==> run a: inputs <==
Design saw2sin, start of the top module:
module saw2sin
( input  var        i_clk
, input  var [15:0] i_saw
, output var [15:0] o_sin
);
logic invert;
always_comb invert = i_saw[15];
logic reverse;
always_comb reverse = i_saw[14];
logic [15:0] qsaw;
always_comb qsaw = reverse
  ? {~i_saw[13:0], 2'b11}  
  : {i_saw[13:0], 2'b01};  
logic [15:0] qsin;
cordic cordic
( .i_qph (qsaw)
, .o_sin (qsin)
);
logic [16:0] sin;
always_ff @(posedge i_clk) sin <= reverse
  ? (invert ? ~{1'b1, qsin[15:0]}           
            : {1'b1, qsin[15:0]} + 17'd1)   
  : (invert ? ~{1'b1, qsin[15:0]} + 17'd2   
            : {1'b1, qsin[15:0]} + 17'd0);  
always_comb o_sin = sin[16:1];
endmodule
make LEC_CHECK=0 CAP_MARGIN=20 CORE_ASPECT_RATIO=0.5 CORE_MARGIN=7 CORE_UTILIZATION=72 CTS_CLUSTER_DIAMETER=330 CTS_CLUSTER_SIZE=95 PLACE_DENSITY=0.4 SLEW_MARGIN=20 TNS_END_PERCENT=5 finish   # period 70.0 ns
run.sh (not shown) runs the stock make flow with config.mk's settings and CLKGATE_MAP_FILE=.
==> run b (differences from run a) <==
CORE_ASPECT_RATIO = unset   (was 0.5)
CORE_MARGIN = 2   (was 7)
CTS_CLUSTER_DIAMETER = 312   (was 330)
CTS_CLUSTER_SIZE = 92   (was 95)
PLACE_DENSITY = unset   (was 0.4)
TNS_END_PERCENT = unset   (was 5)
==> flow/constraint.sdc (replaced) <==
create_clock -name core_clock -period 19.9 [get_ports {i_clk}]
set_input_delay 3.9800 -clock core_clock [delete_from_list [all_inputs] [get_ports {i_clk}]]
set_output_delay 3.9800 -clock core_clock [all_outputs]
set_load 0.01 [all_outputs]
==> run c (differences from run a) <==
CORE_ASPECT_RATIO = unset   (was 0.5)
CORE_UTILIZATION = 53   (was 72)
PLACE_DENSITY = unset   (was 0.4)
==> notes <==
Run b failed in detailed placement (3_5_place_dp). Run c completed without violations. Run a passed the timing, DRC and antenna checks.
First-iteration DRC count: run c is smaller than run a (about 40%).
Sequential share of layout area is about the same in run a and run c.
In synthesized cell count, run a and run b do not differ.
Against run a, the worst setup slack of run c is higher by 0.78 ns.
Against run c, the final cell count of run a is smaller by 3.6%.
Sequential cell count is the same in run a and run c.
Wire length: run c is lower than run a (about 2.6%).
Of run a and run c, run a has the higher clock-buffer cell count (gap 1).

==> inputs of 06-22 <==
Starting RTL as in the previous note.
export LEC_CHECK = 0
export ABC_AREA = 0
export CAP_MARGIN = 10
export CELL_PAD_IN_SITES_DETAIL_PLACEMENT = 0
export CORE_MARGIN = 2
export CORE_UTILIZATION = 71
export CTS_CLUSTER_SIZE = 75
export GPL_ROUTABILITY_DRIVEN = 0
export GPL_TIMING_DRIVEN = 1
export MAX_ROUTING_LAYER = met4
export PLACE_DENSITY = 0.64
export SETUP_SLACK_MARGIN = 2.98
export SLEW_MARGIN = 20
export TNS_END_PERCENT = 65
create_clock -name core_clock -period 63.3 [get_ports {i_clk}]
==> inputs of 05-08, as changes to 06-22 <==
==> flow/config.mk (replaced) <==
export PLATFORM = sky130hd
export DESIGN_NAME = saw2sin
export DESIGN_NICKNAME = saw2sin
export VERILOG_FILES = /design/flow/design.v
export SDC_FILE = /design/flow/constraint.sdc
export NUM_CORES = 4
export LEC_CHECK = 0
export CAP_MARGIN = 20
export CORE_MARGIN = 2
export CORE_UTILIZATION = 66
export MAX_ROUTING_LAYER = met4
export SLEW_MARGIN = 20
export TNS_END_PERCENT = 5
==> flow/constraint.sdc (replaced) <==
create_clock -name core_clock -period 62.6 [get_ports {i_clk}]
set_input_delay 12.5200 -clock core_clock [delete_from_list [all_inputs] [get_ports {i_clk}]]
set_output_delay 12.5200 -clock core_clock [all_outputs]
set_load 0.01 [all_outputs]
==> inputs of 09-25, as changes to 06-22 <==
==> flow/config.mk (replaced) <==
export PLATFORM = sky130hd
export DESIGN_NAME = saw2sin
export DESIGN_NICKNAME = saw2sin
export VERILOG_FILES = /design/flow/design.v
export SDC_FILE = /design/flow/constraint.sdc
export NUM_CORES = 4
export LEC_CHECK = 0
export ABC_AREA = 1
export CAP_MARGIN = 10
export CELL_PAD_IN_SITES_DETAIL_PLACEMENT = 0
export CORE_MARGIN = 2
export CORE_UTILIZATION = 72
export CTS_CLUSTER_SIZE = 15
export GPL_ROUTABILITY_DRIVEN = 1
export GPL_TIMING_DRIVEN = 1
export PLACE_DENSITY_LB_ADDON = 0.13
export SETUP_SLACK_MARGIN = -1.61
export SLEW_MARGIN = 20
==> flow/constraint.sdc (replaced) <==
create_clock -name core_clock -period 25.4 [get_ports {i_clk}]
set_input_delay 5.0800 -clock core_clock [delete_from_list [all_inputs] [get_ports {i_clk}]]
set_output_delay 5.0800 -clock core_clock [all_outputs]
set_load 0.01 [all_outputs]
==> comparison <==
05-08 finished but fails on negative setup slack. 09-25 stopped in 3_5_place_dp. 06-22 stopped in 5_1_grt on GRT-0232. Against 09-25, the die size of 05-08 is larger by about 8%. Of 06-22 and 09-25, 09-25 has the higher synthesized area (gap 0.65%, measured against 09-25). Of 09-25 and 06-22, 09-25 has the higher synthesized cell count (gap about 12%, measured against 06-22).
==> figures <==
metric	09-25	06-22	05-08
Cells in synth_stat.txt	6789	6061	6061
Number of hold buffers added after CTS	-	0	0
Synthesized netlist cell count	6789	6061	6061
Yosys-reported design area after synthesis	0.0444 mm2	0.0441 mm2	0.0441 mm2
Area leader share	0.263	0.264	0.264
Die Wd	252 um	253 um	263 um
Cell resize tally after clock tree synthesis	-	503	195
Number of library cell types mapped by synthesis	77	126	126
Status	stopped before the end	stopped before the end	complete, but fails checks
Stage where the flow stopped	3_5_place_dp	5_1_grt	-
Violated checks	-	-	negative setup slack
Adder Area Share	0.279	0.282	0.282

==> inputs of wip/indigo <==
saw2sin again, from the RTL that the note above started with.
clock: 55.4 ns
lec_check: 0
abc_area: 0
cap_margin: 10
cell_pad_in_sites_detail_placement: 0
core_margin: 7
core_utilization: 66
cts_cluster_diameter: 183
cts_cluster_size: 60
gpl_routability_driven: 0
gpl_timing_driven: 0
place_density: 0.35
setup_slack_margin: -2.0
slew_margin: 20
tns_end_percent: 5
==> inputs of wip/yarrow, as changes to wip/indigo <==
CORE_MARGIN = 2   (was 7)
CORE_UTILIZATION = 28   (was 66)
CTS_CLUSTER_DIAMETER = default   (was 183)
CTS_CLUSTER_SIZE = default   (was 60)
PLACE_DENSITY = default   (was 0.35)
SETUP_SLACK_MARGIN = 2.98   (was -2.0)
TNS_END_PERCENT = 40   (was 5)
==> inputs of wip/pepper, as changes to wip/indigo <==
ABC_AREA = default   (was 0)
CAP_MARGIN = 20   (was 10)
CELL_PAD_IN_SITES_DETAIL_PLACEMENT = default   (was 0)
CORE_MARGIN = 2   (was 7)
CORE_UTILIZATION = 40   (was 66)
CTS_CLUSTER_DIAMETER = default   (was 183)
CTS_CLUSTER_SIZE = default   (was 60)
GPL_ROUTABILITY_DRIVEN = default   (was 0)
GPL_TIMING_DRIVEN = default   (was 0)
PLACE_DENSITY = default   (was 0.35)
SETUP_SLACK_MARGIN = default   (was -2.0)
TNS_END_PERCENT = default   (was 5)
==> flow/constraint.sdc (replaced) <==
create_clock -name core_clock -period 67.6 [get_ports {i_clk}]
set_input_delay 13.5200 -clock core_clock [delete_from_list [all_inputs] [get_ports {i_clk}]]
set_output_delay 13.5200 -clock core_clock [all_outputs]
set_load 0.01 [all_outputs]
==> inputs of wip/raven, as changes to wip/indigo <==
ABC_AREA = default   (was 0)
CAP_MARGIN = 20   (was 10)
CELL_PAD_IN_SITES_DETAIL_PLACEMENT = default   (was 0)
CORE_MARGIN = 2   (was 7)
CORE_UTILIZATION = 58   (was 66)
CTS_CLUSTER_DIAMETER = default   (was 183)
CTS_CLUSTER_SIZE = 83   (was 60)
GPL_ROUTABILITY_DRIVEN = default   (was 0)
GPL_TIMING_DRIVEN = default   (was 0)
MAX_ROUTING_LAYER = met4   (was default)
PLACE_DENSITY = default   (was 0.35)
SETUP_SLACK_MARGIN = default   (was -2.0)
==> flow/constraint.sdc (replaced) <==
create_clock -name core_clock -period 58.5 [get_ports {i_clk}]
set_input_delay 11.7000 -clock core_clock [delete_from_list [all_inputs] [get_ports {i_clk}]]
set_output_delay 11.7000 -clock core_clock [all_outputs]
set_load 0.01 [all_outputs]
==> impl_metrics.ini <==
; flow metrics
[place]
port_buffers = 32

[final_layout]
n_all_inverters = 590
logic_area_mm2 = 0.04365
nNetsFinal = 9462

[outcome]
so.violations = setup timing
outcome = complete, but fails checks

[final_timing]
setup_viol = 16
fin_ws_ns = -4.077

[floorplanning]
die_h_um = 279.9
rows = 101

[worst_setup_path]
worst-path-stages = 301
the above is filed under wip/raven

==> impl_metrics.ini <==
; flow metrics
[final_layout]
logic_area_mm2 = 0.04330
nNetsFinal = 7343

[synth]
synth-main-ff-cell = dfxtp_1
synth_cell_type_count = 126
edf_count = 0
yosysTopAreaCell = ha_1
aoi_share = 0.2912

[final_timing]
fin_ws_ns = 3.301
timing.final.crit_share = 0.9512
setup_viol = 0

[worst_setup_path]
worstSetupEndpoint = sin[15]
worst-path-stages = 285

[floorplanning]
rows = 121
ios = 33
die_h_um = 336.2

[drt]
remaining_drc_errors = 0

[outcome]
outcome = finished clean
the above is filed under wip/pepper

==> impl_metrics.ini <==
; flow metrics
[floorplanning]
ios = 33
die_h_um = 401.0

[place]
place_area_mm2 = 0.04872
port_buffers = 31

[final_layout]
clock_area_frac = 0.001242
n_all_inverters = 592
syn_to_final_growth_pct = 36.91
fill_cells = 15470
nNetsFinal = 8028
logic_area_mm2 = 0.04580

[outcome]
outcome = complete, but fails checks
so.violations = setup timing

[final_timing]
fin_ws_ns = -7.089
setup_viol = 16

[drt]
first_pass_iters = 5

[grt]
grt_use_met3 = 0.008923

[clock_tree]
post_cts_resized = 510

[worst_setup_path]
worst-path-stages = 351
the above is filed under wip/yarrow

==> impl_metrics.ini <==
; flow metrics
[floorplanning]
rows = 94
die_h_um = 272.6

[outcome]
outcome = complete, but fails checks
so.violations = setup timing

[place]
port_buffers = 31

[worst_setup_path]
worst-path-stages = 308

[final_layout]
n_all_inverters = 592
nNetsFinal = 7363
logic_area_mm2 = 0.04445

[final_timing]
fin_ws_ns = -8.567
setup_viol = 16

[pwr]
the above is filed under wip/indigo

